Setup of run 1:
// uart_top
module uart_top #(
    parameter   OPERAND_WIDTH = 512,
    parameter   ADDER_WIDTH   = 128,
    parameter   NBYTES        = OPERAND_WIDTH / 8,  
    parameter   CLK_FREQ      = 125_000_000,
    parameter   BAUD_RATE     = 7_812_500    
  )  
  (
    input   wire   iClk, iRst,
    input   wire   iRx,
    output  wire   oTx
  );
  reg [NBYTES*8-1:0] rBuffer1, rBuffer2;
  wire [(NBYTES)*8:0] wBuffer3;
  reg [(NBYTES+1)*8-1:0] rBufferRes;
  localparam s_IDLE         = 3'b000;
  localparam s_WAIT_RX1     = 3'b001;
  localparam s_WAIT_RX2     = 3'b010;
  localparam s_ADDITION     = 3'b011;
  localparam s_TX           = 3'b100;
  localparam s_WAIT_TX      = 3'b101;
  localparam s_DONE         = 3'b110;
  localparam s_WAIT_ADD_SUB = 3'b111;
  reg [2:0]   rFSM;  
  reg         rTxStart;
  reg [7:0]   rTxByte;
  wire        wTxBusy;
  wire        wTxDone;
  wire [7:0] wRxByte;
  wire wRxDone;
  uart_tx #(  .CLK_FREQ(CLK_FREQ), .BAUD_RATE(BAUD_RATE) )
  UART_TX_INST
    (.iClk(iClk),
     .iRst(iRst),
     .iTxStart(rTxStart),
     .iTxByte(rTxByte),
     .oTxSerial(oTx),
     .oTxBusy(wTxBusy),
     .oTxDone(wTxDone)
     );
  uart_rx #( .CLK_FREQ(CLK_FREQ), .BAUD_RATE(BAUD_RATE) )
  UART_RX_INST
  (.iClk(iClk),
   .iRst(iRst),
   .iRxSerial(iRx),
   .oRxByte(wRxByte),
   .oRxDone(wRxDone)
   );
   reg r_StartAdd;
   wire w_DoneAdd;
  ...
clock: 5.09 ns
lec_check: 0
abc_area: 1
cap_margin: 5
core_margin: 2
core_utilization: 31
cts_cluster_diameter: 347
gpl_routability_driven: 0
gpl_timing_driven: 0
min_routing_layer: met2
place_density: 0.83
setup_slack_margin: 0.38
slew_margin: 20
run.sh (not shown) runs the stock make flow with config.mk's settings and CLKGATE_MAP_FILE=.
Run 1 is listed as incomplete: the tool reported an error in global routing and the run ended there.
## Diff of input files: run 2 against run 1
Settings: a change of CORE_UTILIZATION from 31 to 40; a deleted PLACE_DENSITY that had been 0.83; a deleted CTS_CLUSTER_DIAMETER that had been 347; a deleted GPL_ROUTABILITY_DRIVEN that had been 0; a deleted SETUP_SLACK_MARGIN that had been 0.38; a change of CAP_MARGIN from 5 to 20; a deleted GPL_TIMING_DRIVEN that had been 0; a deleted ABC_AREA that had been 1; a deleted MIN_ROUTING_LAYER that had been met2; a change of the clock period (ns, I/O delays scaled along) from 5.09 to 8.0.
==> results <==
- Run 1 is listed as incomplete: the tool reported an error in global routing and the run ended there.
- Run 2 finished every step from synthesis to the final layout, and the layout passed the timing, design-rule and antenna checks.
- Number of cells upsized or downsized after cts in run 2 is 173 below run 1.
- Delta (run 2 minus run 1): area fraction in mux cells now sits higher, post-synthesis sequential area ratio now sits lower, placed wire-length estimate after detailed placement now sits lower.
- Per-instance average area after synthesis grows by a little under 10% when moving from run 1 to run 2.
- For the total clock buffers created by CTS, run 2 came in 6.5% higher than run 1 did.
- Compared with run 1, in run 2 area after synthesis moved up, die area has decreased, Yosys chip area now larger, die outline width dropped 70 um, post-CTS repair timing setup buffer count fell by 68.
For run 3, these inputs were changed with respect to run 2:
Settings: swapping 8.0 for 4.2 in the clock period (ns, I/O delays scaled along).
[summary]
Compared to run 2, run 3 has layout overhead on the synthesized area 0.99 points higher. Compared with run 2, in run 3 final routed wirelength across all metal layers climbed 6000 um; maximum ir drop on the vdd rail +0.00018 V.
Inputs modified between run 3 and run 4:
Settings: setting PLACE_DENSITY to 0.35 for the first time; setting SETUP_SLACK_MARGIN to 0.63 for the first time; changing CORE_UTILIZATION from 40 to 62; changing the clock period (ns, I/O delays scaled along) from 4.2 to 6.7.
### Flow results
Looking at worst-path cell with the longest stage delay, the sky130_fd_sc_hd__a211oi_2 result is from run 3; the sky130_fd_sc_hd__a311oi_2 one comes from run 4.
The source of the critical timing path comes out MP_ADDER_INST.regB_Q[52] in one run and MP_ADDER_INST.regB_Q[16] in the other, namely in run 4 and run 3 respectively.
The final reports for run 4 and run 3 show half-perimeter wire length of the detailed placement result lower in the former.
Between run 3 and run 4, the logic gate share of total power figures differ only marginally.
Comparing run 3 against run 4, there is no change at all in mapped cell area.
Run 4 vs. run 3: maximum number of pins on one net before global-route repair went up 11%, count of clock-buffer cells in the layout roughly the same, number of standard cells in the final layout excluding fillers lost about 9%, final cycle utilization of the critical path down 29 points.
> inputs changed (run 4 -> run 5)
Settings: CORE_UTILIZATION: 62 -> 72; PLACE_DENSITY: 0.35 -> unset; SETUP_SLACK_MARGIN: 0.63 -> unset; the clock period (ns, I/O delays scaled along): 6.7 -> 4.06.
==> comparison <==
What run 4 reported for sequential group power has to be multiplied by 1.7 to get the figure for run 5.
Side by side, utilization turned out higher in run 5 than in run 4.
Post-route minimum period for run 5: 0.39 ns down relative to run 4
On first-pass GRT wire length, run 4 beats run 5.
Relative to run 4, final hold slack has gone up in run 5.
Critical path launch point: MP_ADDER_INST.regB_Q[52] -> run 4, MP_ADDER_INST.regB_Q[75] -> run 5
Taking run 4 as the reference, in run 5 total power divided by cell area +180 nW/um^2; area growth from synthesis to layout up 0.48 points; combinational power went up by 74%; part of the total power dissipated in sequential elements went up.

---

## the baseline
Starting RTL as in the previous note.
clock: 3.43 ns
lec_check: 0
abc_area: 0
cap_margin: 20
cell_pad_in_sites_detail_placement: 0
core_aspect_ratio: 1.47
core_margin: 2
core_utilization: 72
hold_slack_margin: 0.18
max_routing_layer: met4
min_routing_layer: met1
place_density_lb_addon: 0.11
setup_slack_margin: 0.37
slew_margin: 20
tns_end_percent: 50
Final checks on the baseline, whose flow otherwise completed, came back failing, citing negative setup slack.
What the candidate does differently from the baseline at the input level:
# the baseline
export LEC_CHECK = 0
export ABC_AREA = 0
export CAP_MARGIN = 20
export CELL_PAD_IN_SITES_DETAIL_PLACEMENT = 0
export CORE_ASPECT_RATIO = 1.47
export CORE_MARGIN = 2
export CORE_UTILIZATION = 72
export HOLD_SLACK_MARGIN = 0.18
export MAX_ROUTING_LAYER = met4
export MIN_ROUTING_LAYER = met1
export PLACE_DENSITY_LB_ADDON = 0.11
export SETUP_SLACK_MARGIN = 0.37
export SLEW_MARGIN = 20
export TNS_END_PERCENT = 50
create_clock -name core_clock -period 3.43 [get_ports {iClk}]
# the candidate
export LEC_CHECK = 0
export ABC_AREA = 0
export CAP_MARGIN = 20
export CELL_PAD_IN_SITES_DETAIL_PLACEMENT = 0
export CORE_ASPECT_RATIO = 1.47
export CORE_MARGIN = 2
export CORE_UTILIZATION = 72
export CTS_CLUSTER_SIZE = 100
export HOLD_SLACK_MARGIN = 0.18
export MAX_ROUTING_LAYER = met4
export MIN_ROUTING_LAYER = met1
export PLACE_DENSITY_LB_ADDON = 0.11
export SETUP_SLACK_MARGIN = 0.79
export SLEW_MARGIN = 20
export TNS_END_PERCENT = 50
create_clock -name core_clock -period 3.29 [get_ports {iClk}]
Results
- Ran to the end and failed final checks on negative setup slack: the candidate.
- Re first-iteration detailed-routing DRC count: the baseline was higher than the candidate.
- Looking at worst hold slack across both flows, the candidate is the weaker of the two, with the baseline ahead.
- The baseline has a lower sequential power than the candidate.
- The baseline → the candidate: clock period minus worst slack moved up, number of inserted filler cells in the final layout moved down, area growth from synthesis to layout moved up.
Power is estimated from default activity; no workload was simulated.
